--- design/flow/run.sh ---
#!/bin/bash
# the make line also repeats each setting of config.mk as NAME=value (left out here)
make -C /OpenROAD-flow-scripts/flow DESIGN_CONFIG=/design/flow/config.mk WORK_HOME=/design/flow/orfs CLKGATE_MAP_FILE= finish
--- design/flow/design.v ---
`timescale 1ns/1ps   
module fp_arithmetic_sequence_generator (
    input wire clk,                   
    input wire rst_n,                 
    input wire activate,              
    input wire [31:0] a1,             
    input wire [31:0] d,              
    input wire [31:0] n,              
    input wire [31:0] saddr,          
    output reg done,                  
    output reg [31:0] mem_addr,       
    output reg [31:0] mem_wdata,      
    output reg mem_write,             
    input wire mem_ready              
);
    localparam IDLE = 3'b000;        
    localparam INIT = 3'b001;        
    localparam LOAD_ADD = 3'b010;    
    localparam WAIT_ADD = 3'b011;    
    localparam MEM_WRITE = 3'b100;   
    localparam WAIT_MEM = 3'b101;    
    localparam UPDATE = 3'b110;      
    localparam FINISH = 3'b111;      
    reg [2:0] state;                 
    reg [31:0] counter;              
    reg [31:0] current_term;         
    reg [31:0] add_a, add_b;        
    reg add_start;                   
    wire [31:0] add_result;          
    wire add_done;                   
    fp_adder fp_add_inst (
        .clk(clk),
        .rst_n(rst_n),
        .a(add_a),
        .b(add_b),
        .start(add_start),
        .result(add_result),
        .done(add_done)
    );
    always @(posedge clk or negedge rst_n) begin
        if (!rst_n) begin
            state <= IDLE;
            counter <= 32'b0;
            current_term <= 32'b0;
            done <= 1'b0;
            add_start <= 1'b0;
            add_a <= 32'b0;
            add_b <= 32'b0;
            mem_addr <= 32'b0;
            mem_wdata <= 32'b0;
            mem_write <= 1'b0;
        end else begin
            add_start <= 1'b0;
            mem_write <= 1'b0;
            case (state)
                IDLE: begin
                    counter <= 32'b0;
                    done <= 1'b0;
                    if (activate) begin
                        state <= INIT;   
                    end
                end
                INIT: begin
                    current_term <= a1;          
                    counter <= 32'b0;            
                    mem_addr <= saddr;           
                    if (n == 32'b0)
                        state <= FINISH;         
                    else
                        state <= MEM_WRITE;      
                end
                LOAD_ADD: begin
                    add_a <= current_term;
                    add_b <= d;
                    add_start <= 1'b1;           
                    state <= WAIT_ADD;
                end
                WAIT_ADD: begin
                    if (add_done) begin
                        state <= MEM_WRITE;      
                    end
                end
                MEM_WRITE: begin
                    mem_wdata <= (counter == 0) ? a1 : add_result;
                    mem_write <= 1'b1;           
                    state <= WAIT_MEM;
                end
                WAIT_MEM: begin
                    if (mem_ready) begin
                        mem_addr <= mem_addr + 4;  
                        counter <= counter + 1'b1;  
                        if ((counter + 32'd1) >= n) begin
                            state <= FINISH;
                        end else if (counter == 0) begin
                            current_term <= a1;
                            state <= LOAD_ADD;   
                        end else begin
                            current_term <= add_result;
                            state <= LOAD_ADD;
                        end
                    end
                end
                FINISH: begin
                    done <= 1'b1;               
                    if (!activate) begin
                        state <= IDLE;          
                    end
                end
                default: state <= IDLE;         
            endcase
        end
    end
endmodule
module fp_adder (
    input wire clk,
    input wire rst_n,
    input wire [31:0] a,         
    input wire [31:0] b,         
    input wire start,            
    output reg [31:0] result,    
    output reg done              
);
    reg [31:0] a_reg, b_reg;    
    reg a_sign, b_sign;          
    reg [7:0] a_exp, b_exp;      
    reg [23:0] a_mant, b_mant;   
    reg [7:0] result_exp;        
    reg result_sign;             
    reg [24:0] result_mant;      
    reg [7:0] exp_diff;          
    localparam IDLE = 3'h0;       
    localparam UNPACK = 3'h1;     
    localparam ALIGN = 3'h2;      
    localparam ADD = 3'h3;        
    localparam NORMALIZE = 3'h4;  
    localparam PACK = 3'h5;       
    reg [2:0] state;
    always @(posedge clk or negedge rst_n) begin
        if (!rst_n) begin
            state <= IDLE;
            result <= 32'b0;
            done <= 1'b0;
        end else begin
            done <= 1'b0;   
            case (state)
                IDLE: begin
                    if (start) begin
                        a_reg <= a;   
                        b_reg <= b;
                        state <= UNPACK;
                    end
                end
                UNPACK: begin
                    a_sign <= a_reg[31];
                    a_exp <= a_reg[30:23];
                    a_mant <= {1'b1, a_reg[22:0]};   
                    b_sign <= b_reg[31];
                    b_exp <= b_reg[30:23];
                    b_mant <= {1'b1, b_reg[22:0]};   
                    state <= ALIGN;
                end
                ALIGN: begin
                    if (a_exp > b_exp) begin
                        exp_diff <= a_exp - b_exp;
                        b_mant <= ((a_exp - b_exp) > 24) ? 24'b0 : (b_mant >> (a_exp - b_exp));
                        result_exp <= a_exp;
                    end else begin
                        exp_diff <= b_exp - a_exp;
                        a_mant <= ((b_exp - a_exp) > 24) ? 24'b0 : (a_mant >> (b_exp - a_exp));
                        result_exp <= b_exp;
                    end
                    state <= ADD;
                end
                ADD: begin
                    if (a_sign == b_sign) begin
                        result_mant <= a_mant + b_mant;
                        result_sign <= a_sign;
                    end else begin
                        if (a_mant >= b_mant) begin
                            result_mant <= a_mant - b_mant;
                            result_sign <= a_sign;
                        end else begin
                            result_mant <= b_mant - a_mant;
                            result_sign <= b_sign;
                        end
                    end
                    state <= NORMALIZE;
                end
                NORMALIZE: begin
                    if (result_mant[24]) begin
                        result_mant <= result_mant >> 1;
                        result_exp <= result_exp + 1;
                        state <= PACK;
                    end else if (result_mant[23:0] != 0) begin
                        if (!result_mant[23]) begin
                            result_mant <= result_mant << 1;
                            result_exp <= result_exp - 1;
                        end else begin
                            state <= PACK;
                        end
                    end else begin
                        result_exp <= 8'b0;
                        state <= PACK;
                    end
                end
                PACK: begin
                    result <= {result_sign, result_exp, result_mant[22:0]};
                    done <= 1'b1;   
                    state <= IDLE;
                end
                default: state <= IDLE;   
            endcase
        end
    end
endmodule
--- design/flow/constraint.sdc ---
create_clock -name core_clock -period 8.83 [get_ports {clk}]
set_input_delay 1.7660 -clock core_clock [delete_from_list [all_inputs] [get_ports {clk}]]
set_output_delay 1.7660 -clock core_clock [all_outputs]
set_load 0.01 [all_outputs]
--- design/flow/config.mk ---
export PLATFORM = sky130hd
export DESIGN_NAME = fp_arithmetic_sequence_generator
export DESIGN_NICKNAME = fp_arithmetic_sequence_generator
export VERILOG_FILES = /design/flow/design.v
export SDC_FILE = /design/flow/constraint.sdc
export NUM_CORES = 4
export LEC_CHECK = 0
export ABC_AREA = 0
export CAP_MARGIN = 20
export CELL_PAD_IN_SITES_DETAIL_PLACEMENT = 1
export CELL_PAD_IN_SITES_GLOBAL_PLACEMENT = 1
export CORE_ASPECT_RATIO = 1.46
export CORE_MARGIN = 2
export CORE_UTILIZATION = 33
export CTS_CLUSTER_SIZE = 14
export MAX_ROUTING_LAYER = met5
export MIN_ROUTING_LAYER = met1
export SLEW_MARGIN = 15
==> results of run 1 <==
## cell type report
type                       count  area share, %
multi-input combinational   1841           44.1
sequential                   405           36.8
timing repair buffer         228           7.49
clock buffer                  58           4.29
tap                          992           4.17
inverter                     172           2.17
clock inverter                26          0.920
## metrics by stage
step | std cells | worst slack [ps] | instance area [um2] | utilization (%)
floorplan | 2580 | 4510 | 25300 | -
global placement | 3637 | 3670 | 28200 | 37.2
detailed placement | 3638 | 3630 | 28200 | 37.2
CTS | 3722 | 3570 | 29800 | 39.2
global route | 3722 | 3260 | 29800 | 39.2
finish | 3722 | 3620 | 29800 | 39.2
## layer usage
metal | vias to the layer above | routed length (um) | track usage [%]
li1 | 9800 | - | -
met1 | 10876 | 37100 | 27.7
met2 | 485 | 48600 | 42.6
met3 | 150 | 3790 | 3.34
met4 | 8 | 3780 | 9.21
met5 | - | 49 | 0
==> Changelog: implementation, run 1 <==
### Implementation results

* Die area at 0.0790 mm2
* Post-synth regs at 405
* Routed WL per cell at 25.1 um
* Fp util at 33.4%
* Final hold vios at 0
* Number of filler cells placed in the layout at 8391
* PD cells at 160 mW/mm2
* Fin crit share at 59.0%
* Min-Delay Endpoint: fp_add_inst.b_exp[6]
* CTS max path bufs at 3
* Max-area cell share at 23.6%
* Avg Synthesized Cell Area at 9.81 um2
* Setup crit start kind: flop
* 1st-iter DRT viols at 1033
* Final wirelength at 93.3 mm
* CTS Buf Count at 45
* DRT Pass-1 Iters at 5
* Post-CTS Setup Bufs at 0
* Vias/cell at 5.73
* H-tree levels at 2
* Leakage at 12.5 nW
* Outcome: complete, no violations
* Adder Share, Synth at 6.57%
* Slew @ Worst Pin at 1060 ps
* Crit path largest cell delay at 620 ps
* DPL Wire Length at 70.6 mm
* Die W at 233 um
* Leading power group: sequential cells
* Hold Startpoint: fp_add_inst.b_reg[29]
* Hold path depth at 0
* Aoi share at 19.3%
* Sequential power at 2.24 mW
* Clk pwr at 2.00 mW
* Sw frac at 25.5%
* R2R Path Start: counter[0]
* Seq share, synth at 43.3%
* Clk pwr share at 42.0%
* Psw at 1.22 mW
* Pint at 3.55 mW
* Num ports at 198
* Number of max-cap violations at 0
* Initial antenna violation count at 4
* CP delay by family, top: simple AND/OR/NAND/NOR gates
* CTS clock-pin slew for the worst setup and hold paths at 60 ps
* Vias in the first global route at 23081
* Diode count at 0
* Number of routed nets with antenna violations at 0
* Clk latency of the worst-skew pair at 610 ps
* Cell Area, Synth at 0.0253 mm2
* Count leader, synth: dfrtp_1
* FF+latch area at 0.0110 mm2
* First-pass GRT wire length at 143 mm
* Pin count of the biggest net entering global routing at 158
* Yosys xor share at 1.83%
* Area figure in the yosys stat output at 0.0253 mm2
* Fin crit period at 5210 ps
* Hold Path Class: reg -> reg
* NumNets Final at 2955
* Die Y at 339 um
* FF-to-FF setup slack at 3620 ps
* Hold_buf cts at 0
* Simple-Gate Area Share at 13.7%
* Maximum vdd drop at 0.000138 V
* Combinational gate area at 0.0131 mm2
* Final Total Pwr at 4.77 mW
* Area growth from synthesis to layout at 17.6%
* Mapped Nets at 2842
* Main flop type after synthesis: dfrtp_1
* Crit path capture type: flop
* Seq pwr share at 46.9%
* Slew headroom at 28.9%
* Core Area at 0.0759 mm2
* Log Warnings at 86
* Mux cell area share after synthesis at 10.2%
* CP endpoint: current_term[9]
* RR Endpoint: current_term[9]
* Worst hold margin at 418 ps
* Slew Viols, Final at 0
* Routed vias at 21319
* Critical-path cell list: ha_1 -> nand4_1 -> or3_1 -> nor2_1 -> nand3_1 -> nor4_1 -> nand4_1 -> xnor2_1 -> ha_1 -> a21o_1 -> a21o_1 -> nor2_2 -> buf_4 -> a21boi_2 -> buf_4 -> a221oi_1
* CTS sink count at 405
* Clk_skew at 21.6 ps
* DRC viols at 0
* CP required at 9270 ps
* Critical path arrival at 5650 ps
* Setup violations, final at 0
* Synth top cells by count: 239 x dfrtp_1, 189 x nor2_1, 171 x inv_1, 171 x nand2_1, 164 x edfxtp_1
* Yosys warns at 2
* Setup crit start: counter[0]
* Combinational fraction of design power at 11.1%
* FP Rows at 122
* Slowest cell on the critical path: nor4_1
* Global-route usage over all layers at 23.5%
* P_comb at 0.529 mW
* Worst-path fanout max at 33
* Gate Count Post-Synth at 2580
* Post-synthesis async set-or-reset flop share at 59.5%
* Worst Path Buf+Inv at 2
* CP Depth at 16
* Cell type with the largest total area: dfrtp_1
* Setup Crit Path Kind: reg -> reg
* Distinct lib cells at 83
* Unrepaired setup endpoints after global routing: false
* Cells in synth_stat.txt at 2580
* Port buffer count at 197
* Fmax at 0.192 GHz
* Post-CTS Resized at 0
* EDFF count, synth at 164
* Setup TNS at 0 ps
* CTS tree: built
* Area contributors post-synth: dfrtp_1 24%, edfxtp_1 19%, ha_1 6.2%
* Main logic family after synthesis: AND-OR/OR-AND gates
* CTS root buf: clkbuf_16
* Grt total ovfl at 0
* GPL Wtd Cong at 0.948
* Reg2Reg Depth at 16
==> run 2, diff against run 1 <==
- ABC_AREA: 0 -> 1
- CAP_MARGIN: 20 -> 0
- CELL_PAD_IN_SITES_DETAIL_PLACEMENT: 1 -> default
- CELL_PAD_IN_SITES_GLOBAL_PLACEMENT: 1 -> default
- CORE_ASPECT_RATIO: 1.46 -> 0.5
- CORE_UTILIZATION: 33 -> 72
- CTS_CLUSTER_DIAMETER: default -> 373
- CTS_CLUSTER_SIZE: 14 -> 98
- MAX_ROUTING_LAYER: met5 -> default
- MIN_ROUTING_LAYER: met1 -> default
- PLACE_DENSITY: default -> 0.36
- SETUP_SLACK_MARGIN: default -> -0.3
- SLEW_MARGIN: 15 -> 20
- TNS_END_PERCENT: default -> 5
- clock period: 8.83 -> 3.16 ns (I/O delays scaled with it)
==> run 2 against run 1 <==
  * Die size shrank 53%
  * The run now fails in global routing
  * Area after synthesis rose by 0.48%
  * Synthesized cell count is 22% higher
==> Changelog: implementation, run 2 <==
### Changed

* Cells in synth_stat.txt at 3144 (+22%)
* Cell Area, Synth at 0.0254 mm2 (+0.48%)
* Port buffer count at 197 (unchanged)
* Distinct lib cells at 67 (-19%)
* GPL Wtd Cong at 1.03 (+8.6%)
* Core Area at 0.0347 mm2 (-54%)
* Placed insts at 3910 (+7.5%)
* EDFF count, synth at 164 (unchanged)
* Main flop type after synthesis: dfrtp_1
* CTS max path bufs at 3 (unchanged)
* CTS Buf Count at 8 (-82%)
* Simple-Gate Area Share at 22.4% (+8.8 points)
* Yosys warns at 2 (unchanged)
* H-tree levels at 1 (-1)
* Post-synthesis async set-or-reset flop share at 59.5% (unchanged)
* Die Y at 137 um (-60%)
* Main logic family after synthesis: simple AND/OR/NAND/NOR gates
* Fail Step: global routing
* Aoi share at 12.9% (-6.4 points)
* Post-Place Worst Slack at -784 ps (-4420 ps)
* Num ports at 198 (unchanged)
* Mapped Nets at 3406 (+20%)
* Adder Share, Synth at 6.54% (-0.032 points)
* Die W at 270 um (+16%)
* DPL Wire Length at 64.4 mm (-8.9%)
* Seq share, synth at 43.1% (-0.21 points)
* Area figure in the yosys stat output at 0.0254 mm2 (+0.48%)
* Placed cell area at 0.0292 mm2 (+3.5%)
* Die area at 0.0369 mm2 (-53%)
* CTS sink count at 405 (unchanged)
* Outcome: did not finish
* Synth top cells by count: 834 x nand2_1, 354 x inv_1, 255 x o21ai_0, 239 x dfrtp_1, 223 x nand3_1
* Max-area cell share at 23.5% (-0.11 points)
* FP Rows at 48 (-61%)
* Area contributors post-synth: dfrtp_1 24%, edfxtp_1 19%, nand2_1 12%
* Fp util at 73.4% (+40 points)
* Cell type with the largest total area: dfrtp_1
* Post-synth regs at 405 (unchanged)
* Avg Synthesized Cell Area at 8.09 um2 (-18%)
* Count leader, synth: nand2_1
* Gate Count Post-Synth at 3144 (+22%)
* Yosys xor share at 4.10% (+2.3 points)
* Mux cell area share after synthesis at 2.83% (-7.4 points)
* CTS root buf: clkbuf_16
==> run 2: what timing repair did <==
action / CTS
gates resized: 42
endpoints found under the hold margin: 11
cloned: 3
buffers inserted: 13
hold buffers: 1
pin swaps: 7
setup endpoints to repair: 46
==> run 3, diff against run 2 <==
- ABC_AREA: 1 -> default
- CAP_MARGIN: 0 -> 20
- CELL_PAD_IN_SITES_DETAIL_PLACEMENT: default -> 0
- CELL_PAD_IN_SITES_GLOBAL_PLACEMENT: default -> 3
- CORE_ASPECT_RATIO: 0.5 -> default
- CORE_MARGIN: 2 -> 7
- CORE_UTILIZATION: 72 -> 56
- CTS_CLUSTER_DIAMETER: 373 -> 127
- CTS_CLUSTER_SIZE: 98 -> 49
- MAX_ROUTING_LAYER: default -> met5
- PLACE_DENSITY: 0.36 -> default
- SETUP_SLACK_MARGIN: -0.3 -> default
- SLEW_MARGIN: 20 -> 30
- TNS_END_PERCENT: 5 -> default
- clock period: 3.16 -> 1.14 ns (I/O delays scaled with it)
==> run 3 against run 2 <==
  * The flow stops in global placement without I/O
  * Area after synthesis down 0.48%
  * Synthesized cell count shrank 18%
  * Die size rose by 39%
==> Changelog: implementation, run 3 <==
### Changed

* Cell Area, Synth at 0.0253 mm2 (-0.48%)
* Main logic family after synthesis: AND-OR/OR-AND gates
* Area figure in the yosys stat output at 0.0253 mm2 (-0.48%)
* Fail Step: global placement without I/O
* FP Rows at 77 (+60%)
* Cell type with the largest total area: dfrtp_1
* Post-synthesis async set-or-reset flop share at 59.5% (unchanged)
* Simple-Gate Area Share at 13.7% (-8.8 points)
* Mux cell area share after synthesis at 10.2% (+7.4 points)
* Count leader, synth: dfrtp_1
* Aoi share at 19.3% (+6.4 points)
* Fp util at 57.0% (-16 points)
* EDFF count, synth at 164 (unchanged)
* Log Error: [ERROR GPL-0301] Utilization 117.378 % exceeds 100%.
* Synth top cells by count: 239 x dfrtp_1, 189 x nor2_1, 171 x inv_1, 171 x nand2_1, 164 x edfxtp_1
* Yosys warns at 2 (unchanged)
* Main flop type after synthesis: dfrtp_1
* Cells in synth_stat.txt at 2580 (-18%)
* Gate Count Post-Synth at 2580 (-18%)
* Die Y at 227 um (+66%)
* Mapped Nets at 2842 (-17%)
* Area contributors post-synth: dfrtp_1 24%, edfxtp_1 19%, ha_1 6.2%
* Die area at 0.0514 mm2 (+39%)
* Seq share, synth at 43.3% (+0.21 points)
* Avg Synthesized Cell Area at 9.81 um2 (+21%)
* Die W at 227 um (-16%)
* Adder Share, Synth at 6.57% (+0.032 points)
* Max-area cell share at 23.6% (+0.11 points)
* Core Area at 0.0444 mm2 (+28%)
* Yosys xor share at 1.83% (-2.3 points)
* Outcome: did not finish
* Distinct lib cells at 83 (+24%)
* Post-synth regs at 405 (unchanged)
==> run 4, diff against run 3 <==
- ABC_AREA: default -> 1
- CELL_PAD_IN_SITES_DETAIL_PLACEMENT: 0 -> default
- CELL_PAD_IN_SITES_GLOBAL_PLACEMENT: 3 -> default
- CORE_MARGIN: 7 -> 2
- CORE_UTILIZATION: 56 -> 72
- CTS_CLUSTER_DIAMETER: 127 -> 214
- HOLD_SLACK_MARGIN: default -> 0.29
- MAX_ROUTING_LAYER: met5 -> default
- PLACE_DENSITY: default -> 0.76
- SETUP_SLACK_MARGIN: default -> 0.96
- SLEW_MARGIN: 30 -> 20
- clock period: 1.14 -> 3.29 ns (I/O delays scaled with it)
==> run 4 against run 3 <==
  * The run fails in global routing
  * Die size is 28% lower
  * Synthesized cell count increased by 22%
  * Area after synthesis increased by 0.48%
==> Changelog: implementation, run 4 <==
### Changed

* Grt total ovfl at 2
* Post-Place Worst Slack at -448 ps
* Cell Area, Synth at 0.0254 mm2 (+0.48%)
* DPL Wire Length at 61.7 mm
* Seq share, synth at 43.1% (-0.21 points)
* Area figure in the yosys stat output at 0.0254 mm2 (+0.48%)
* EDFF count, synth at 164 (unchanged)
* Max-area cell share at 23.5% (-0.11 points)
* Post-synthesis async set-or-reset flop share at 59.5% (unchanged)
* Die area at 0.0369 mm2 (-28%)
* Core Area at 0.0346 mm2 (-22%)
* H-tree levels at 1
* Log Error: [ERROR GRT-0116] Global routing finished with congestion. Check the congestion regions in the DRC Viewer.
* Fail Step: global routing
* Simple-Gate Area Share at 22.4% (+8.8 points)
* Cell type with the largest total area: dfrtp_1
* Die Y at 192 um (-15%)
* CTS Buf Count at 12
* Adder Share, Synth at 6.54% (-0.032 points)
* Outcome: did not finish
* Main logic family after synthesis: simple AND/OR/NAND/NOR gates
* Post-synth regs at 405 (unchanged)
* Synth top cells by count: 834 x nand2_1, 354 x inv_1, 255 x o21ai_0, 239 x dfrtp_1, 223 x nand3_1
* Mapped Nets at 3406 (+20%)
* Die W at 192 um (-15%)
* FP Rows at 68 (-12%)
* Main flop type after synthesis: dfrtp_1
* Mux cell area share after synthesis at 2.83% (-7.4 points)
* Cells in synth_stat.txt at 3144 (+22%)
* Placed cell area at 0.0286 mm2
* Placed insts at 3770
* GPL Wtd Cong at 1.05
* Aoi share at 12.9% (-6.4 points)
* Area contributors post-synth: dfrtp_1 24%, edfxtp_1 19%, nand2_1 12%
* CTS root buf: clkbuf_16
* Fp util at 73.5% (+16 points)
* Num ports at 198
* Yosys warns at 2 (unchanged)
* Yosys xor share at 4.10% (+2.3 points)
* CTS sink count at 405
* CTS max path bufs at 3
* Avg Synthesized Cell Area at 8.09 um2 (-18%)
* Global-route usage over all layers at 63.6%
* Count leader, synth: nand2_1
* Distinct lib cells at 67 (-19%)
* Port buffer count at 197
* Gate Count Post-Synth at 3144 (+22%)
-- run 4: metrics by stage --
| step | TNS (ps) | power [mW] |
|---|---|---|
| CTS | -11110 | 12.8 |
| detailed placement | -12710 | 10.5 |
| global placement | -5910 | 10.2 |
| floorplan | 0 | 8.80 |
-- run 4: what timing repair did --
item | 4_1_cts
endpoints found under the hold margin | 4
gates resized | 503
pin swaps | 169
setup endpoints to repair | 234
setup buffers | 84
hold buffers | 1
cloned | 10
-- run 4: layer usage --
layer  GRT overflow  track usage [%]
met3              0             42.0
met2              1             85.3
met5              0             17.7
met4              1             52.5
met1              0             67.7
==> run 5, diff against run 4 <==
- ABC_AREA: 1 -> default
- CORE_UTILIZATION: 72 -> 66
- CTS_CLUSTER_DIAMETER: 214 -> default
- CTS_CLUSTER_SIZE: 49 -> 98
- HOLD_SLACK_MARGIN: 0.29 -> default
- PLACE_DENSITY: 0.76 -> 0.36
- SETUP_SLACK_MARGIN: 0.96 -> default
- clock period: 3.29 -> 6.08 ns (I/O delays scaled with it)
==> run 5 against run 4 <==
  * Now clean on timing, DRC and antenna
  * Die size increased by 8.4%
  * Synthesized cell count decreased by 18%
  * Area after synthesis decreased by 0.48%
==> Changelog: implementation, run 5 <==
### Implementation results

* Hold Startpoint: fp_add_inst.a_reg[27]
* Worst hold margin at 422 ps
* Adder Share, Synth at 6.57% (+0.032 points)
* CP endpoint: current_term[15]
* Synth top cells by count: 239 x dfrtp_1, 189 x nor2_1, 171 x inv_1, 171 x nand2_1, 164 x edfxtp_1
* Die area at 0.0399 mm2 (+8.4%)
* Clk_skew at 24.2 ps
* Mapped Nets at 2842 (-17%)
* Vias in the first global route at 22459
* Slew headroom at 25.7%
* Crit path capture type: flop
* Number of filler cells placed in the layout at 2372
* Final wirelength at 86.4 mm
* Main flop type after synthesis: dfrtp_1
* Max-area cell share at 23.6% (+0.11 points)
* Slowest cell on the critical path: nor4_1
* CTS Buf Count at 42 (+30)
* Setup TNS at 0 ps
* FP Rows at 71 (+4.4%)
* Clk pwr share at 40.1%
* Grt total ovfl at 0
* Core Area at 0.0378 mm2 (+9.0%)
* Main logic family after synthesis: AND-OR/OR-AND gates
* RR Endpoint: current_term[15]
* First-pass GRT wire length at 132 mm
* Psw at 1.75 mW
* Slew Viols, Final at 0
* CTS root buf: clkbuf_16
* Area contributors post-synth: dfrtp_1 24%, edfxtp_1 19%, ha_1 6.2%
* Die W at 200 um (+4.1%)
* DPL Wire Length at 60.7 mm (-1.7%)
* CP Depth at 16
* PD cells at 233 mW/mm2
* Yosys xor share at 1.83% (-2.3 points)
* Post-synth regs at 405 (unchanged)
* Yosys warns at 2 (unchanged)
* P_comb at 0.792 mW
* Vias/cell at 7.13
* Pin count of the biggest net entering global routing at 70
* Reg2Reg Depth at 16
* Outcome: complete, no violations
* Number of routed nets with antenna violations at 0
* Seq share, synth at 43.3% (+0.21 points)
* Post-synthesis async set-or-reset flop share at 59.5% (unchanged)
* Cells in synth_stat.txt at 2580 (-18%)
* Log Warnings at 87
* Num ports at 198 (unchanged)
* GPL Wtd Cong at 1.07 (+1.8%)
* Gate Count Post-Synth at 2580 (-18%)
* CP required at 6530 ps
* Pint at 5.00 mW
* Fin crit share at 82.7%
* Cell type with the largest total area: dfrtp_1
* CP delay by family, top: simple AND/OR/NAND/NOR gates
* Clk pwr at 2.71 mW
* EDFF count, synth at 164 (unchanged)
* Fmax at 0.199 GHz
* CTS max path bufs at 3 (unchanged)
* Combinational fraction of design power at 11.7%
* CTS tree: built
* Sw frac at 26.0%
* Fp util at 67.1% (-6.4 points)
* Clk latency of the worst-skew pair at 590 ps
* DRC viols at 0
* Global-route usage over all layers at 43.5%
* H-tree levels at 2 (+1)
* Post-CTS Resized at 0 (-100%)
* Die Y at 200 um (+4.1%)
* Leading power group: sequential cells
* 1st-iter DRT viols at 3352
* Min-Delay Endpoint: fp_add_inst.a_exp[4]
* Seq pwr share at 48.1%
* Cell Area, Synth at 0.0253 mm2 (-0.48%)
* Aoi share at 19.3% (+6.4 points)
* Worst-path fanout max at 32
* Routed vias at 23089
* Distinct lib cells at 83 (+24%)
* Critical path arrival at 5480 ps
* Setup crit start kind: flop
* Maximum vdd drop at 0.000293 V
* NumNets Final at 2956
* R2R Path Start: counter[5]
* Simple-Gate Area Share at 13.7% (-8.8 points)
* Mux cell area share after synthesis at 10.2% (+7.4 points)
* Worst Path Buf+Inv at 1
* Hold Path Class: reg -> reg
* Diode count at 0
* Hold path depth at 0
* Port buffer count at 197 (unchanged)
* Number of max-cap violations at 0
* Routed WL per cell at 26.7 um
* Area growth from synthesis to layout at 14.7%
* Most frequent CP cell: a21o_1
* Final hold vios at 0
* Area figure in the yosys stat output at 0.0253 mm2 (-0.48%)
* Count leader, synth: dfrtp_1
* Sequential power at 3.25 mW
* Unrepaired setup endpoints after global routing: false
* DRT Pass-1 Iters at 10
* Setup crit start: counter[5]
* Post-CTS Setup Bufs at 0 (-100%)
* FF-to-FF setup slack at 1050 ps
* Initial antenna violation count at 2
* Crit path largest cell delay at 700 ps
* Setup Crit Path Kind: reg -> reg
* Critical-path cell list: nand2_1 -> nor4_1 -> and3_1 -> nand4_1 -> nor2_1 -> and3_1 -> xor2_1 -> ha_1 -> a21o_1 -> a21o_1 -> a21o_1 -> nor2_1 -> buf_4 -> or3_1 -> o21ai_0 -> a221oi_1
* Avg Synthesized Cell Area at 9.81 um2 (+21%)
* Slew @ Worst Pin at 1100 ps
* CTS sink count at 405 (unchanged)
* Fin crit period at 5030 ps
* Setup violations, final at 0
* Leakage at 12.5 nW
* Hold_buf cts at 0 (-1)
* CTS clock-pin slew for the worst setup and hold paths at 70 ps
run 5: layout make-up:
type | count | area (um2) | share of cell area, %
Tap cell | 511 | 639 | 2.20
Clock inverter | 23 | 208 | 0.715
Inverter | 172 | 646 | 2.22
Sequential cell | 405 | 11000 | 37.7
Multi-Input combinational cell | 1841 | 13100 | 45.2
Timing Repair Buffer | 232 | 2240 | 7.71
Clock buffer | 55 | 1210 | 4.18
run 5: metal layers:
metal	vias up	GRT usage (%)	routed length (um)
met2	1792	67.9	38900
met5	-	0	22
met3	340	11.4	11000
li1	9818	-	-
met1	11135	57.5	32100
met4	4	20.0	4530
run 5: through the flow:
stage / area (um2) / power, mW / util [%] / setup slack, ps / cells
finish: 29000 / 6.75 / 76.9 / 1050 / 3239
global route: 29000 / 6.92 / 76.9 / 612 / 3239
CTS: 29000 / 6.72 / 76.9 / 1140 / 3239
detailed placement: 27600 / 4.04 / 73.2 / 1270 / 3161
global placement: 27600 / 3.98 / 73.2 / 1500 / 3161
floorplan: 25300 / 3.62 / - / 1760 / 2580
==> run 6, diff against run 5 <==
- ABC_AREA: default -> 1
- CAP_MARGIN: 20 -> 10
- CELL_PAD_IN_SITES_DETAIL_PLACEMENT: default -> 0
- CELL_PAD_IN_SITES_GLOBAL_PLACEMENT: default -> 2
- CORE_MARGIN: 2 -> 4
- CORE_UTILIZATION: 66 -> 54
- CTS_CLUSTER_DIAMETER: default -> 52
- CTS_CLUSTER_SIZE: 98 -> 49
- GPL_TIMING_DRIVEN: default -> 0
- HOLD_SLACK_MARGIN: default -> 0.24
- MAX_ROUTING_LAYER: default -> met4
- PLACE_DENSITY: 0.36 -> default
- SLEW_MARGIN: 20 -> 40
- TNS_END_PERCENT: default -> 55
- clock period: 6.08 -> 7.91 ns (I/O delays scaled with it)
==> run 6 against run 5 <==
  * The run now fails in global placement without I/O
  * Area after synthesis rose by 0.48%
  * Die size up 27%
  * Synthesized cell count rose by 22%
==> Changelog: implementation, run 6 <==
### Changed

* Post-synthesis async set-or-reset flop share at 59.5% (unchanged)
* Main flop type after synthesis: dfrtp_1
* Fp util at 54.6% (-12 points)
* Main logic family after synthesis: simple AND/OR/NAND/NOR gates
* EDFF count, synth at 164 (unchanged)
* Fail Step: global placement without I/O
* Seq share, synth at 43.1% (-0.21 points)
* Yosys warns at 2 (unchanged)
* Die W at 225 um (+13%)
* Core Area at 0.0466 mm2 (+23%)
* Simple-Gate Area Share at 22.4% (+8.8 points)
* Yosys xor share at 4.10% (+2.3 points)
* Max-area cell share at 23.5% (-0.11 points)
* Avg Synthesized Cell Area at 8.09 um2 (-18%)
* Synth top cells by count: 834 x nand2_1, 354 x inv_1, 255 x o21ai_0, 239 x dfrtp_1, 223 x nand3_1
* Count leader, synth: nand2_1
* Log Error: [ERROR GPL-0301] Utilization 101.007 % exceeds 100%.
* Area figure in the yosys stat output at 0.0254 mm2 (+0.48%)
* Adder Share, Synth at 6.54% (-0.032 points)
* Distinct lib cells at 67 (-19%)
* Area contributors post-synth: dfrtp_1 24%, edfxtp_1 19%, nand2_1 12%
* Mapped Nets at 3406 (+20%)
* Gate Count Post-Synth at 3144 (+22%)
* Mux cell area share after synthesis at 2.83% (-7.4 points)
* Cell type with the largest total area: dfrtp_1
* Die area at 0.0506 mm2 (+27%)
* Outcome: did not finish
* FP Rows at 79 (+11%)
* Cells in synth_stat.txt at 3144 (+22%)
* Die Y at 225 um (+13%)
* Aoi share at 12.9% (-6.4 points)
* Post-synth regs at 405 (unchanged)
* Cell Area, Synth at 0.0254 mm2 (+0.48%)
==> run 7, diff against run 6 <==
- CAP_MARGIN: 10 -> 20
- CELL_PAD_IN_SITES_DETAIL_PLACEMENT: 0 -> default
- CELL_PAD_IN_SITES_GLOBAL_PLACEMENT: 2 -> default
- CORE_MARGIN: 4 -> 2
- CORE_UTILIZATION: 54 -> 72
- CTS_CLUSTER_DIAMETER: 52 -> 214
- GPL_TIMING_DRIVEN: 0 -> default
- HOLD_SLACK_MARGIN: 0.24 -> default
- MAX_ROUTING_LAYER: met4 -> default
- PLACE_DENSITY: default -> 0.82
- SETUP_SLACK_MARGIN: default -> 0.87
- SLEW_MARGIN: 40 -> 20
- TNS_END_PERCENT: 55 -> default
- clock period: 7.91 -> 2.96 ns (I/O delays scaled with it)
==> run 7 against run 6 <==
  * The flow stops in global routing
  * Synthesized cell count did not move
  * Die size fell by 27%
  * Area after synthesis unchanged
==> Changelog: implementation, run 7 <==
### Changed

* Outcome: did not finish
* Fail Step: global routing
* Log Error: [ERROR GRT-0116] Global routing finished with congestion. Check the congestion regions in the DRC Viewer.
* Post-synth regs at 405 (unchanged)
* Count leader, synth: nand2_1
* Synth top cells by count: 834 x nand2_1, 354 x inv_1, 255 x o21ai_0, 239 x dfrtp_1, 223 x nand3_1
* Die Y at 192 um (-15%)
* Distinct lib cells at 67 (unchanged)
* GPL Wtd Cong at 1.08
* Num ports at 198
* Cells in synth_stat.txt at 3144 (unchanged)
* CTS max path bufs at 3
* DPL Wire Length at 64.2 mm
* Main flop type after synthesis: dfrtp_1
* Post-synthesis async set-or-reset flop share at 59.5% (unchanged)
* CTS sink count at 405
* Avg Synthesized Cell Area at 8.09 um2 (unchanged)
* Port buffer count at 197
* Mux cell area share after synthesis at 2.83% (unchanged)
* Area figure in the yosys stat output at 0.0254 mm2 (unchanged)
* Die area at 0.0369 mm2 (-27%)
* Seq share, synth at 43.1% (unchanged)
* Die W at 192 um (-15%)
* Simple-Gate Area Share at 22.4% (unchanged)
* Core Area at 0.0346 mm2 (-26%)
* Mapped Nets at 3406 (unchanged)
* Aoi share at 12.9% (unchanged)
* Cell type with the largest total area: dfrtp_1
* CTS root buf: clkbuf_16
* Gate Count Post-Synth at 3144 (unchanged)
* EDFF count, synth at 164 (unchanged)
* Fp util at 73.5% (+19 points)
* Adder Share, Synth at 6.54% (unchanged)
* Grt total ovfl at 391
* H-tree levels at 1
* Cell Area, Synth at 0.0254 mm2 (unchanged)
* Yosys warns at 2 (unchanged)
* Area contributors post-synth: dfrtp_1 24%, edfxtp_1 19%, nand2_1 12%
* Max-area cell share at 23.5% (unchanged)
* Placed insts at 3872
* Global-route usage over all layers at 83.5%
* Main logic family after synthesis: simple AND/OR/NAND/NOR gates
* CTS Buf Count at 12
* FP Rows at 68 (-14%)
* Yosys xor share at 4.10% (unchanged)
-- run 7: timing repair --
item,CTS
gates resized,601
pin swaps,216
setup endpoints to repair,282
setup buffers,101
endpoints found under the hold margin,9
gates cloned,16
hold buffers,1
-- run 7: metrics by stage --
| step | cell area, um2 | setup slack [ps] | hold WS (ps) | setup TNS (ps) | total power [mW] |
|---|---|---|---|---|---|
| 2_1_floorplan | 26000 | -244 | 296 | -7510 | 9.82 |
| 3_3_place_gp | 29500 | -463 | 384 | -17880 | 11.4 |
| 3_5_place_dp | 29500 | -778 | 405 | -29700 | 11.9 |
| 4_1_cts | 33700 | -725 | 211 | -23620 | 14.5 |
-- run 7: per-layer routing --
metal	GRT usage, %	overflow
met1	81.9	13
met2	98.3	225
met3	70.9	9
met4	83.1	140
met5	52.3	4
==> run 8, diff against run 7 <==
- ABC_AREA: 1 -> default
- CAP_MARGIN: 20 -> 30
- CORE_UTILIZATION: 72 -> 48
- CTS_CLUSTER_DIAMETER: 214 -> default
- CTS_CLUSTER_SIZE: 49 -> default
- GPL_ROUTABILITY_DRIVEN: default -> 0
- GPL_TIMING_DRIVEN: default -> 0
- MAX_ROUTING_LAYER: default -> met5
- MIN_ROUTING_LAYER: default -> met1
- PLACE_DENSITY: 0.82 -> default
- PLACE_DENSITY_LB_ADDON: default -> 0.17
- SETUP_SLACK_MARGIN: 0.87 -> 1.2
- SLEW_MARGIN: 20 -> 40
- TNS_END_PERCENT: default -> 100
- clock period: 2.96 -> 5.35 ns (I/O delays scaled with it)
==> run 8 against run 7 <==
  * The run now finishes clean
  * Synthesized cell count shrank 18%
  * Die size is 48% higher
  * Area after synthesis shrank 0.48%
==> Changelog: implementation, run 8 <==
### Implementation results

* R2R Path Start: counter[1]
* Die Y at 234 um (+22%)
* Count leader, synth: dfrtp_1
* CTS Buf Count at 44 (+32)
* Adder Share, Synth at 6.57% (+0.032 points)
* Diode count at 0
* FF+latch area at 0.0110 mm2
* Crit path largest cell delay at 460 ps
* Placed insts at 3472 (-10%)
* Core Area at 0.0523 mm2 (+51%)
* Cell Area, Synth at 0.0253 mm2 (-0.48%)
* Slowest cell on the critical path: or3_4
* CP Depth at 19
* Maximum vdd drop at 0.000247 V
* Area contributors post-synth: dfrtp_1 24%, edfxtp_1 19%, ha_1 6.2%
* Post-synthesis async set-or-reset flop share at 59.5% (unchanged)
* Sequential power at 3.69 mW
* Yosys xor share at 1.83% (-2.3 points)
* PD cells at 252 mW/mm2
* Global-route usage over all layers at 31.0%
* Fmax at 0.243 GHz
* Synth top cells by count: 239 x dfrtp_1, 189 x nor2_1, 171 x inv_1, 171 x nand2_1, 164 x edfxtp_1
* DRT Pass-1 Iters at 9
* Cells in synth_stat.txt at 2580 (-18%)
* Slew @ Worst Pin at 917 ps
* Clk_skew at 30.1 ps
* Number of routed nets with antenna violations at 0
* Seq pwr share at 47.2%
* Hold_buf cts at 0 (-1)
* Setup Crit Path Kind: reg -> reg
* Routed WL per cell at 24.0 um
* Number of filler cells placed in the layout at 4454
* Crit path capture type: flop
* Leading power group: sequential cells
* Max-area cell share at 23.6% (+0.11 points)
* Worst-path fanout max at 8
* FF-to-FF setup slack at 1230 ps
* CTS tree: built
* Aoi share at 19.3% (+6.4 points)
* Final wirelength at 86.4 mm
* Outcome: complete, no violations
* Psw at 1.95 mW
* RR Endpoint: current_term[30]
* Setup crit start kind: flop
* Final core occ at 59.2%
* Unrepaired setup endpoints after global routing: true
* NumNets Final at 3134
* Number of max-cap violations at 0
* Slew headroom at 38.7%
* CTS max path bufs at 3 (unchanged)
* 1st-iter DRT viols at 2580
* P_comb at 0.925 mW
* H-tree levels at 2 (+1)
* DPL Wire Length at 65.8 mm (+2.4%)
* Combinational fraction of design power at 11.8%
* Critical-path cell list: ha_4 -> nand4_1 -> or3_4 -> nor2_4 -> nand3_4 -> nor2_4 -> xor2_2 -> ha_1 -> a21o_1 -> a21o_1 -> a21o_1 -> a21oi_2 -> o2111ai_2 -> o21bai_4 -> buf_4 -> a21boi_4 -> buf_6 -> clkbuf_16 -> a221oi_2
* Pin count of the biggest net entering global routing at 72
* CTS sink count at 405 (unchanged)
* Die W at 234 um (+22%)
* Distinct lib cells at 83 (+24%)
* Sw frac at 24.9%
* Cell type with the largest total area: dfrtp_1
* Clk latency of the worst-skew pair at 600 ps
* DRC viols at 0
* Log Warnings at 87
* Busiest grt layer: met2
* Avg Synthesized Cell Area at 9.81 um2 (+21%)
* Area growth from synthesis to layout at 22.4%
* Final hold vios at 0
* Most frequent CP cell: a21o_1
* Fp util at 48.4% (-25 points)
* Leakage at 13.2 nW
* Main flop type after synthesis: dfrtp_1
* Vias/cell at 6.38
* Gate Count Post-Synth at 2580 (-18%)
* Mapped Nets at 2842 (-17%)
* Setup crit start: counter[1]
* Simple-Gate Area Share at 13.7% (-8.8 points)
* Fin crit share at 77.1%
* Reg2Reg Depth at 19
* Num ports at 198 (unchanged)
* CP delay by family, top: AND-OR/OR-AND gates
* Combinational gate area at 0.0137 mm2
* Worst Path Buf+Inv at 3
* Routed vias at 22945
* M3 GR Usage at 7.98%
* Clk pwr share at 41.0%
* Area figure in the yosys stat output at 0.0253 mm2 (-0.48%)
* Placed cell area at 0.0284 mm2 (-4.0%)
* Critical path arrival at 4570 ps
* Pint at 5.87 mW
* Post-synth regs at 405 (unchanged)
* FP Rows at 84 (+24%)
* Setup TNS at 0 ps
* Grt total ovfl at 0
* Seq share, synth at 43.3% (+0.21 points)
* Vias in the first global route at 21927
* Design Area, Final at 0.0310 mm2
* Hold Path Class: in -> async
* Fin crit period at 4120 ps
* Final Total Pwr at 7.82 mW
* Port buffer count at 197 (unchanged)
* Setup violations, final at 0
* CTS clock-pin slew for the worst setup and hold paths at 60 ps
* Mux cell area share after synthesis at 10.2% (+7.4 points)
* Clk pwr at 3.21 mW
* First-pass GRT wire length at 130 mm
* CP required at 5800 ps
* Met2 Use GR at 49.4%
* Met1 usage at 41.1%
* Slew Viols, Final at 0
* CTS root buf: clkbuf_16
* EDFF count, synth at 164 (unchanged)
* Yosys warns at 2 (unchanged)
* Final instance count without filler cells at 3596
* Main logic family after synthesis: AND-OR/OR-AND gates
* Die area at 0.0546 mm2 (+48%)
* Initial antenna violation count at 3
* CP endpoint: current_term[30]
[run 8: layout make-up]
cell class,instances,area share (%)
plain buffers,162,2.61
clock buffers,57,3.81
clock inverters,25,1.05
inverters,172,2.08
multi-input cells,1841,44.1
flip-flops and latches,405,35.4
well taps,688,2.78
repair buffers,246,8.19
[run 8: routing by layer]
| layer | wire length [um] | up-vias |
|---|---|---|
| met1 | 34800 | 11191 |
| met4 | 2930 | 6 |
| met5 | 50 | - |
| met3 | 8910 | 250 |
| li1 | - | 10193 |
| met2 | 39700 | 1305 |
[run 8: per-stage QoR]
step | setup WS (ps) | hold WS [ps]
floorplan | 1140 | 352
global placement | -8190 | 363
detailed placement | -285 | 381
CTS | 1180 | 364
global route | 1080 | 382
finish | 1230 | 362
[run 8: timing repair]
action                     4_1_cts  5_1_grt
pin swaps                       12       50
resized                         85       89
setup buffers                   13       24
setup endpoints to repair       69       83
cloned                           0        5
==> run 9, diff against run 8 <==
- CAP_MARGIN: 30 -> 20
- CORE_UTILIZATION: 48 -> 13
- GPL_ROUTABILITY_DRIVEN: 0 -> default
- GPL_TIMING_DRIVEN: 0 -> default
- MAX_ROUTING_LAYER: met5 -> default
- MIN_ROUTING_LAYER: met1 -> default
- PLACE_DENSITY_LB_ADDON: 0.17 -> default
- SETUP_SLACK_MARGIN: 1.2 -> default
- SLEW_MARGIN: 40 -> 20
- TNS_END_PERCENT: 100 -> default
- clock period: 5.35 -> 17.2 ns (I/O delays scaled with it)
==> run 9 against run 8 <==
  * Design area is 2.6% higher
  * Clock power is 67% lower
  * Setup slack better by 10000 ps
  * Sequential power is 69% lower
  * Synthesized cell count stayed put
  * Final cell count is 46% higher
  * First-iteration DRC count is 37% lower
  * Still clean on timing, DRC and antenna
==> Changelog: implementation, run 9 <==
### Implementation results

* Outcome: complete, no violations
* M3 GR Usage at 1.08% (-6.9 points)
* CP Depth at 13 (-6)
* Slew headroom at 30.8% (-7.9 points)
* Hold_buf cts at 0 (unchanged)
* CTS max path bufs at 3 (unchanged)
* Seq pwr share at 46.2% (-1.0 points)
* Slew @ Worst Pin at 1040 ps (+121 ps)
* Busiest grt layer: met2
* Crit path largest cell delay at 480 ps (+20 ps)
* Pin count of the biggest net entering global routing at 82 (+14%)
* 1st-iter DRT viols at 1623 (-37%)
* Area figure in the yosys stat output at 0.0253 mm2 (unchanged)
* Worst Path Buf+Inv at 3 (unchanged)
* Fp util at 13.1% (-35 points)
* Cell Area, Synth at 0.0253 mm2 (unchanged)
* Yosys warns at 2 (unchanged)
* Setup violations, final at 0 (unchanged)
* Final core occ at 16.5% (-43 points)
* Area growth from synthesis to layout at 25.6%
* CP required at 17710 ps (+11910 ps)
* Grt total ovfl at 0 (unchanged)
* Fin crit period at 5950 ps
* H-tree levels at 2 (unchanged)
* Met2 Use GR at 16.2% (-33 points)
* DRC viols at 0 (unchanged)
* Worst-path fanout max at 32 (+24)
* Log Warnings at 84 (-3.4%)
* Yosys xor share at 1.83% (unchanged)
* FF+latch area at 0.0110 mm2 (about the same)
* Post-CTS Resized at 0 (-100%)
* Combinational gate area at 0.0131 mm2 (-3.7%)
* Sw frac at 25.9% (+0.91 points)
* Main logic family after synthesis: AND-OR/OR-AND gates
* CTS Buf Count at 44 (unchanged)
* Adder Share, Synth at 6.57% (unchanged)
* Avg Synthesized Cell Area at 9.81 um2 (unchanged)
* EDFF count, synth at 164 (unchanged)
* Hold Path Class: reg -> reg
* R2R Path Start: fp_add_inst.b_mant[12]
* CP endpoint: current_term[17]
* Clk pwr at 1.07 mW (-67%)
* DRT Pass-1 Iters at 5 (-4)
* Placed cell area at 0.0302 mm2 (+6.4%)
* Clk pwr share at 42.9% (+1.9 points)
* Slew Viols, Final at 0 (unchanged)
* Aoi share at 19.3% (unchanged)
* Count leader, synth: dfrtp_1
* FP Rows at 161 (+92%)
* P_comb at 0.272 mW (-71%)
* Vias in the first global route at 20991 (-4.3%)
* Min-Delay Endpoint: fp_add_inst.a_sign
* Post-synthesis async set-or-reset flop share at 59.5% (unchanged)
* Die W at 445 um (+91%)
* Mapped Nets at 2842 (unchanged)
* Setup crit start kind: input pin
* CTS root buf: clkbuf_16
* Fin crit share at 34.6% (-42 points)
* Distinct lib cells at 83 (unchanged)
* Mux cell area share after synthesis at 10.2% (unchanged)
* Maximum vdd drop at 0.0000680 V (-73%)
* PD cells at 78.3 mW/mm2 (-69%)
* CTS sink count at 405 (unchanged)
* Initial antenna violation count at 8 (+5)
* Unrepaired setup endpoints after global routing: false
* Number of max-cap violations at 0 (unchanged)
* CTS clock-pin slew for the worst setup and hold paths at 80 ps (+20 ps)
* Setup crit start: n[17]
* Num ports at 198 (unchanged)
* Psw at 0.644 mW (-67%)
* Cell type with the largest total area: dfrtp_1
* GPL Wtd Cong at 0.902
* Port buffer count at 197 (unchanged)
* Leakage at 12.6 nW (-4.7%)
* Crit path capture type: flop
* Slowest cell on the critical path: clkdlybuf4s50_1
* Setup TNS at 0 ps (unchanged)
* Design Area, Final at 0.0318 mm2 (+2.6%)
* Fmax at 0.168 GHz
* Routed vias at 21238 (-7.4%)
* Setup Crit Path Kind: in -> reg
* Reg2Reg Depth at 12 (-7)
* Final wirelength at 91.0 mm (+5.4%)
* Die area at 0.198 mm2 (+260%)
* Most frequent CP cell: a21o_1
* Met1 usage at 10.3% (-31 points)
* CTS tree: built
* Critical path arrival at 6450 ps (+1880 ps)
* Hold path depth at 0
* Vias/cell at 4.04 (-37%)
* Routed WL per cell at 17.3 um (-28%)
* Seq share, synth at 43.3% (unchanged)
* Pint at 1.85 mW (-69%)
* Gate Count Post-Synth at 2580 (unchanged)
* RR Endpoint: fp_add_inst.result_mant[14]
* CP delay by family, top: AND-OR/OR-AND gates
* NumNets Final at 2959 (-5.6%)
* Cells in synth_stat.txt at 2580 (unchanged)
* Post-synth regs at 405 (unchanged)
* Clk_skew at 35.8 ps (+5.74 ps)
* Clk latency of the worst-skew pair at 620 ps (+20 ps)
* Synth top cells by count: 239 x dfrtp_1, 189 x nor2_1, 171 x inv_1, 171 x nand2_1, 164 x edfxtp_1
* Number of routed nets with antenna violations at 0 (unchanged)
* Number of filler cells placed in the layout at 21410 (+380%)
* FF-to-FF setup slack at 11590 ps (+10360 ps)
* Sequential power at 1.15 mW (-69%)
* Core Area at 0.193 mm2 (+270%)
* Critical-path cell list: clkdlybuf4s50_1 -> inv_1 -> ha_1 -> a21o_1 -> a21o_1 -> a21o_1 -> a21o_1 -> a21oi_1 -> o2111ai_1 -> o21bai_1 -> and3_1 -> buf_4 -> a221oi_1
* Worst hold margin at 411 ps (+48.4 ps)
* Global-route usage over all layers at 8.80% (-22 points)
* DPL Wire Length at 68.9 mm (+4.8%)
* Area contributors post-synth: dfrtp_1 24%, edfxtp_1 19%, ha_1 6.2%
* Final hold vios at 0 (unchanged)
* Combinational fraction of design power at 10.9% (-0.9 points)
* First-pass GRT wire length at 135 mm (+3.9%)
* Max-area cell share at 23.6% (unchanged)
* Leading power group: sequential cells
* Die Y at 445 um (+91%)
* Simple-Gate Area Share at 13.7% (unchanged)
* Post-CTS Setup Bufs at 0 (-13)
* Main flop type after synthesis: dfrtp_1
* Hold Startpoint: fp_add_inst.a_reg[31]
run 9: through the flow:
| stage | setup WS [ps] | power (mW) | cells |
|---|---|---|---|
| 4_1_cts | 11290 | 2.53 | 5259 |
| 3_5_place_dp | 10640 | 1.45 | 5177 |
| 5_1_grt | 11080 | 2.59 | 5261 |
| 6_report | 11250 | 2.49 | 5261 |
| 2_1_floorplan | 11530 | 1.28 | 2580 |
| 3_3_place_gp | 10590 | 1.44 | 5177 |
run 9: routing by layer:
layer	vias to the layer above	share of wire (%)
met5	-	0.045
met4	6	3.8
met3	144	4.8
met2	693	52
met1	10568	40
li1	9827	-
run 9: area by class of cell:
class | count | area share, %
tap | 2526 | 9.94
clock buffer | 54 | 3.87
antenna | 2 | 0.0157
clock inverter | 28 | 1.23
inverter | 172 | 2.03
timing repair buffer | 233 | 7.08
sequential | 405 | 34.5
multi-input combinational | 1841 | 41.4
==> run 10, diff against run 9 <==
- CELL_PAD_IN_SITES_DETAIL_PLACEMENT: default -> 0
- CELL_PAD_IN_SITES_GLOBAL_PLACEMENT: default -> 3
- CORE_MARGIN: 2 -> 7
- CORE_UTILIZATION: 13 -> 39
- CTS_CLUSTER_DIAMETER: default -> 74
- CTS_CLUSTER_SIZE: default -> 25
- MAX_ROUTING_LAYER: default -> met5
- SLEW_MARGIN: 20 -> 30
- clock period: 17.2 -> 3.21 ns (I/O delays scaled with it)
==> run 10 against run 9 <==
  * The layout now fails its checks (setup timing)
  * Global-route usage up 17 points
  * Utilization up 38 points
  * Flip-flop count unchanged
  * Sequential share of layout area down 3.1 points
  * Final cell count down 23%
  * Clock power rose to 4.1 times the previous value
  * Total power rose to 4.8 times the previous value
==> Changelog: implementation, run 10 <==
### Implementation results

* Outcome: finished with violations
* Layout violations: setup timing
* RR Endpoint: current_term[15]
* CP endpoint: current_term[15]
* CTS clock-pin slew for the worst setup and hold paths at 90 ps (about the same)
* Critical-path cell list: ha_2 -> nand4_1 -> or3_4 -> nor2_4 -> nand3_4 -> nor4_4 -> buf_4 -> nand4_1 -> xnor2_1 -> ha_1 -> a21o_1 -> a21o_1 -> nor2_4 -> buf_12 -> clkbuf_16 -> or3_1 -> o21ai_1 -> a221oi_1
* Distinct lib cells at 83 (unchanged)
* 1st-iter DRT viols at 1783 (+9.9%)
* Gate Count Post-Synth at 2580 (unchanged)
* Number of max-cap violations at 0 (unchanged)
* Final core occ at 54.3% (+38 points)
* Worst setup margin at -542 ps (-11800 ps)
* Clk pwr at 4.40 mW (+310%)
* Setup violations, final at 90 (+90)
* Vias in the first global route at 23710 (+13%)
* Maximum vdd drop at 0.000392 V (+480%)
* Port buffer count at 197 (unchanged)
* Main logic family after synthesis: AND-OR/OR-AND gates
* Combinational fraction of design power at 12.5% (+1.6 points)
* Unrepaired setup endpoints after global routing: true
* Pin count of the biggest net entering global routing at 139 (+70%)
* Aoi share at 19.3% (unchanged)
* CTS root buf: clkbuf_16
* P_comb at 1.50 mW (+450%)
* Worst Path Buf+Inv at 3 (unchanged)
* Die Y at 269 um (-40%)
* CP Depth at 18 (+5)
* Min-Delay Endpoint: fp_add_inst.a_exp[0]
* M3 GR Usage at 3.39% (+2.3 points)
* Count leader, synth: dfrtp_1
* Adder Share, Synth at 6.57% (unchanged)
* FF-to-FF setup slack at -540 ps (-12130 ps)
* Critical path arrival at 4270 ps (-2180 ps)
* Grt total ovfl at 0 (unchanged)
* Hold path depth at 0 (unchanged)
* Die area at 0.0722 mm2 (-64%)
* CTS max path bufs at 3 (unchanged)
* Num ports at 198 (unchanged)
* Area figure in the yosys stat output at 0.0253 mm2 (unchanged)
* Cell type with the largest total area: dfrtp_1
* Worst-path fanout max at 8 (-75%)
* Post-synth regs at 405 (unchanged)
* Hold Path Class: reg -> reg
* Leakage at 15.2 nW (+21%)
* Leading power group: sequential cells
* GPL Wtd Cong at 0.927 (+2.8%)
* Post-Place Worst Slack at -556 ps (-11200 ps)
* Setup crit start kind: flop
* Slew Viols, Final at 0 (unchanged)
* Sequential power at 6.12 mW (+430%)
* Fmax at 0.267 GHz
* DRT Pass-1 Iters at 5 (unchanged)
* Yosys warns at 2 (unchanged)
* FP Rows at 93 (-42%)
* Busiest grt layer: met2
* Fp util at 39.3% (+26 points)
* Simple-Gate Area Share at 13.7% (unchanged)
* H-tree levels at 1 (-1)
* Core Area at 0.0643 mm2 (-67%)
* Hold Startpoint: fp_add_inst.a_reg[23]
* CP delay by family, top: simple AND/OR/NAND/NOR gates
* CP required at 3720 ps (-13990 ps)
* Clk pwr share at 36.6% (-6.3 points)
* Cells in synth_stat.txt at 2580 (unchanged)
* Fin crit period at 3750 ps
* Number of routed nets with antenna violations at 0 (unchanged)
* Max-area cell share at 23.6% (unchanged)
* CTS sink count at 405 (unchanged)
* R2R Path Start: counter[0]
* Final hold vios at 0 (unchanged)
* Seq share, synth at 43.3% (unchanged)
* Post-synthesis async set-or-reset flop share at 59.5% (unchanged)
* DRC viols at 0 (unchanged)
* Pint at 8.70 mW (+370%)
* Clk latency of the worst-skew pair at 620 ps (about the same)
* Slowest cell on the critical path: dfrtp_1
* PD cells at 344 mW/mm2 (+340%)
* Yosys xor share at 1.83% (unchanged)
* CTS Buf Count at 31 (-30%)
* Avg Synthesized Cell Area at 9.81 um2 (unchanged)
* Worst hold margin at 426 ps (+14.9 ps)
* Vias/cell at 5.65 (+40%)
* Setup crit start: counter[0]
* Global-route usage over all layers at 25.7% (+17 points)
* Seq pwr share at 51.0% (+4.8 points)
* EDFF count, synth at 164 (unchanged)
* Slew @ Worst Pin at 962 ps (-75.6 ps)
* Slew headroom at 35.8% (+5.0 points)
* Mux cell area share after synthesis at 10.2% (unchanged)
* Reg2Reg Depth at 18 (+6)
* Setup Crit Path Kind: reg -> reg
* Routed vias at 22897 (+7.8%)
* Met2 Use GR at 43.3% (+27 points)
* Die W at 269 um (-40%)
* Area growth from synthesis to layout at 38.1%
* Crit path largest cell delay at 390 ps (-90 ps)
* Clk_skew at 33.7 ps (-2.11 ps)
* Psw at 3.32 mW (+420%)
* Crit path capture type: flop
* Area contributors post-synth: dfrtp_1 24%, edfxtp_1 19%, ha_1 6.2%
* DPL Wire Length at 71.1 mm (+3.2%)
* NumNets Final at 3432 (+16%)
* Initial antenna violation count at 8 (unchanged)
* Number of filler cells placed in the layout at 5674 (-73%)
* Synth top cells by count: 239 x dfrtp_1, 189 x nor2_1, 171 x inv_1, 171 x nand2_1, 164 x edfxtp_1
* Sw frac at 27.6% (+1.7 points)
* Log Warnings at 92 (+9.5%)
* Main flop type after synthesis: dfrtp_1
* Mapped Nets at 2842 (unchanged)
* Final wirelength at 94.5 mm (+3.8%)
* First-pass GRT wire length at 145 mm (+7.6%)
* Fin crit share at 117% (+82 points)
* Routed WL per cell at 23.3 um (+35%)
* Met1 usage at 35.1% (+25 points)
* Cell Area, Synth at 0.0253 mm2 (unchanged)
* CTS tree: built
run 10: layout make-up:
cell class,count,area (um2),area share [%]
sequential,405,11000,31.4
multi-input combinational,1844,14700,42.2
tap,855,1070,3.06
clock inverter,22,330,0.945
inverter,172,646,1.85
clock buffer,35,826,2.36
timing repair buffer,716,6370,18.2
antenna,4,10.0,0.0286
run 10: per-layer routing:
layer  up-vias  routed length [um]
li1      10795                   -
met2       611               45600
met4        10                2410
met1     11351               41900
met5         -                  64
met3       130                4480
run 10: metrics by stage:
| stage | area (um2) | cells | total power [mW] | setup TNS [ps] |
|---|---|---|---|---|
| 2_1_floorplan | 25600 | 2580 | 6.87 | -14400 |
| 3_5_place_dp | 31500 | 3910 | 7.72 | -40150 |
| 6_report | 35000 | 4053 | 12.0 | -24630 |
| 3_3_place_gp | 31500 | 3910 | 7.67 | -37890 |
| 5_1_grt | 34900 | 4049 | 12.5 | -39610 |
| 4_1_cts | 34600 | 4044 | 12.1 | -22050 |
run 10: what timing repair did:
action,in CTS,in global routing
gates cloned,6,1
hold buffers,1,0
setup endpoints to repair,107,107
pin swaps,110,47
resized,281,75
buffers inserted,76,12
hold endpoints to repair,20,0
==> run 11, diff against run 10 <==
- CAP_MARGIN: 20 -> 30
- CELL_PAD_IN_SITES_DETAIL_PLACEMENT: 0 -> default
- CORE_MARGIN: 7 -> 2
- CORE_UTILIZATION: 39 -> 53
- CTS_CLUSTER_DIAMETER: 74 -> default
- CTS_CLUSTER_SIZE: 25 -> default
- GPL_TIMING_DRIVEN: default -> 1
- MAX_ROUTING_LAYER: met5 -> met4
- PLACE_DENSITY_LB_ADDON: default -> 0.14
- SLEW_MARGIN: 30 -> 20
- clock period: 3.21 -> 5.31 ns (I/O delays scaled with it)
==> run 11 against run 10 <==
  * The flow now stops in global placement without I/O
  * Synthesized cell count unchanged
  * Die size down 31%
  * Area after synthesis unchanged
==> Changelog: implementation, run 11 <==
### Changed

* Main flop type after synthesis: dfrtp_1
* Count leader, synth: dfrtp_1
* Post-synth regs at 405 (unchanged)
* Distinct lib cells at 83 (unchanged)
* Max-area cell share at 23.6% (unchanged)
* Log Error: [ERROR FLW-0024] Place density exceeds 1.0 (current PLACE_DENSITY_LB_ADDON =  0.14). Please check if the value of  PLACE_DENSITY_LB_ADDON is between 0 and 0.99.
* Area figure in the yosys stat output at 0.0253 mm2 (unchanged)
* Cell type with the largest total area: dfrtp_1
* Core Area at 0.0474 mm2 (-26%)
* Seq share, synth at 43.3% (unchanged)
* Aoi share at 19.3% (unchanged)
* EDFF count, synth at 164 (unchanged)
* Mux cell area share after synthesis at 10.2% (unchanged)
* Die Y at 223 um (-17%)
* Yosys xor share at 1.83% (unchanged)
* Yosys warns at 2 (unchanged)
* Cells in synth_stat.txt at 2580 (unchanged)
* Outcome: did not finish
* Mapped Nets at 2842 (unchanged)
* Fp util at 53.4% (+14 points)
* Avg Synthesized Cell Area at 9.81 um2 (unchanged)
* Main logic family after synthesis: AND-OR/OR-AND gates
* Die area at 0.0495 mm2 (-31%)
* Fail Step: global placement without I/O
* Post-synthesis async set-or-reset flop share at 59.5% (unchanged)
* Die W at 223 um (-17%)
* FP Rows at 80 (-14%)
* Gate Count Post-Synth at 2580 (unchanged)
* Simple-Gate Area Share at 13.7% (unchanged)
* Area contributors post-synth: dfrtp_1 24%, edfxtp_1 19%, ha_1 6.2%
* Cell Area, Synth at 0.0253 mm2 (unchanged)
* Synth top cells by count: 239 x dfrtp_1, 189 x nor2_1, 171 x inv_1, 171 x nand2_1, 164 x edfxtp_1
* Adder Share, Synth at 6.57% (unchanged)
==> run 12, diff against run 11 <==
- CAP_MARGIN: 30 -> 20
- CELL_PAD_IN_SITES_DETAIL_PLACEMENT: default -> 0
- CELL_PAD_IN_SITES_GLOBAL_PLACEMENT: 3 -> 0
- CORE_UTILIZATION: 53 -> 72
- CTS_CLUSTER_DIAMETER: default -> 74
- CTS_CLUSTER_SIZE: default -> 25
- GPL_TIMING_DRIVEN: 1 -> default
- MAX_ROUTING_LAYER: met4 -> met5
- PLACE_DENSITY: default -> 0.81
- PLACE_DENSITY_LB_ADDON: 0.14 -> default
- SLEW_MARGIN: 20 -> 30
- clock period: 5.31 -> 4.16 ns (I/O delays scaled with it)
==> run 12 against run 11 <==
  * Now fails the layout checks on setup timing
  * Synthesized cell count did not move
  * Area after synthesis did not move
  * Die size fell by 26%
==> Changelog: implementation, run 12 <==
### Implementation results

* Outcome: finished with violations
* Layout violations: setup timing
* Slew Viols, Final at 0
* Fp util at 73.3% (+20 points)
* Number of routed nets with antenna violations at 0
* R2R Path Start: counter[1]
* Grt total ovfl at 0
* Vias in the first global route at 23025
* Final wirelength at 89.6 mm
* First-pass GRT wire length at 133 mm
* DPL Wire Length at 61.8 mm
* Pin count of the biggest net entering global routing at 169
* Clk latency of the worst-skew pair at 590 ps
* Mapped Nets at 2842 (unchanged)
* Cell type with the largest total area: dfrtp_1
* Fin crit share at 101%
* Seq share, synth at 43.3% (unchanged)
* Seq pwr share at 54.2%
* Die Y at 192 um (-14%)
* Sequential power at 4.77 mW
* NumNets Final at 3016
* Post-Place Worst Slack at -397 ps
* Critical path arrival at 4660 ps
* Slew headroom at 42.4%
* CTS root buf: clkbuf_16
* Vias/cell at 7.42
* Most frequent CP cell: a21o_1
* GPL Wtd Cong at 1.11
* Port buffer count at 197
* Psw at 2.41 mW
* Final Total Pwr at 8.79 mW
* Maximum vdd drop at 0.000436 V
* Core Area at 0.0345 mm2 (-27%)
* Setup crit start kind: flop
* CTS tree: built
* Gate Count Post-Synth at 2580 (unchanged)
* Die area at 0.0367 mm2 (-26%)
* Fin crit period at 4180 ps
* Main logic family after synthesis: AND-OR/OR-AND gates
* CP delay by family, top: simple AND/OR/NAND/NOR gates
* Main flop type after synthesis: dfrtp_1
* Routed WL per cell at 27.7 um
* Slowest cell on the critical path: or3_4
* RR Endpoint: current_term[5]
* Num ports at 198
* Yosys xor share at 1.83% (unchanged)
* Initial antenna violation count at 1
* P_comb at 1.22 mW
* Routed vias at 23959
* DRC viols at 0
* CTS Buf Count at 24
* CTS max path bufs at 3
* Avg Synthesized Cell Area at 9.81 um2 (unchanged)
* Slew @ Worst Pin at 863 ps
* Reg2Reg Depth at 19
* Worst-path fanout max at 7
* Fmax at 0.239 GHz
* Sw frac at 27.5%
* Area growth from synthesis to layout at 15.9%
* CTS sink count at 405
* Global-route usage over all layers at 47.6%
* Die W at 192 um (-14%)
* Leading power group: sequential cells
* CP required at 4640 ps
* Critical-path cell list: ha_2 -> nand4_1 -> or3_4 -> nor2_4 -> nand3_4 -> buf_4 -> nor4_4 -> nand2_1 -> xnor2_1 -> ha_1 -> a21o_1 -> a21o_1 -> a21o_1 -> nor2_4 -> buf_12 -> buf_2 -> or3_1 -> o21ai_0 -> a221oi_1
* Number of max-cap violations at 0
* Cell Area, Synth at 0.0253 mm2 (unchanged)
* EDFF count, synth at 164 (unchanged)
* Crit path largest cell delay at 410 ps
* Pint at 6.38 mW
* Distinct lib cells at 83 (unchanged)
* Clk pwr at 2.80 mW
* Synth top cells by count: 239 x dfrtp_1, 189 x nor2_1, 171 x inv_1, 171 x nand2_1, 164 x edfxtp_1
* Worst Path Buf+Inv at 3
* CP Depth at 19
* Leakage at 12.7 nW
* FP Rows at 68 (-15%)
* Post-synth regs at 405 (unchanged)
* DRT Pass-1 Iters at 7
* FF-to-FF setup slack at -20 ps
* Adder Share, Synth at 6.57% (unchanged)
* Area contributors post-synth: dfrtp_1 24%, edfxtp_1 19%, ha_1 6.2%
* Clk pwr share at 31.9%
* Simple-Gate Area Share at 13.7% (unchanged)
* Placed cell area at 0.0281 mm2
* Area figure in the yosys stat output at 0.0253 mm2 (unchanged)
* Yosys warns at 2 (unchanged)
* Final hold vios at 0
* Clk_skew at 32.5 ps
* Log Warnings at 89
* Worst setup margin at -21.0 ps
* Crit path capture type: flop
* Mux cell area share after synthesis at 10.2% (unchanged)
* Setup Crit Path Kind: reg -> reg
* Setup violations, final at 2
* Hold_buf cts at 0
* Combinational fraction of design power at 13.9%
* Count leader, synth: dfrtp_1
* H-tree levels at 1
* Aoi share at 19.3% (unchanged)
* Setup crit start: counter[1]
* Cells in synth_stat.txt at 2580 (unchanged)
* Hold Path Class: in -> async
* CP endpoint: current_term[5]
* PD cells at 300 mW/mm2
* 1st-iter DRT viols at 3860
* Design Area, Final at 0.0293 mm2
* Max-area cell share at 23.6% (unchanged)
* CTS clock-pin slew for the worst setup and hold paths at 100 ps
* Post-synthesis async set-or-reset flop share at 59.5% (unchanged)
[run 12: cell type report]
type,count,area [um2]
Timing Repair Buffer,309,2900
Inverter,172,646
Clock inverter,13,180
Fill cell,1791,5200
Multi-Input combinational cell,1842,13400
Sequential cell,405,11000
Clock buffer,31,669
Tap cell,455,569
Antenna cell,2,5.00
[run 12: routing by layer]
| metal | track usage, % | share of wire, % |
|---|---|---|
| met5 | 1.37 | 0.070 |
| met4 | 24.5 | 6.9 |
| met3 | 14.4 | 14 |
| met2 | 75.1 | 45 |
| met1 | 59.4 | 34 |
[run 12: what timing repair did]
item                                    in CTS  in global routing
pin swaps                                    2                  7
resized                                     16                 47
setup buffers                                4                  7
gates cloned                                 1                  3
hold endpoints to repair                     0                  0
endpoints found under the setup margin      33                 74
[run 12: stage by stage]
| step | util, % | TNS [ps] | std cells | hold WS (ps) |
|---|---|---|---|---|
| after floorplan | - | -1460 | 2580 | 352 |
| after CTS | 84.0 | 0 | 3216 | 174 |
| after global placement | 81.2 | -75.0 | 3167 | 407 |
| final | 84.9 | -40.7 | 3229 | 146 |
| after global routing | 84.9 | -2830 | 3228 | 193 |
| after detailed placement | 81.2 | -9670 | 3167 | 405 |
Power and IR drop assume default switching activity.
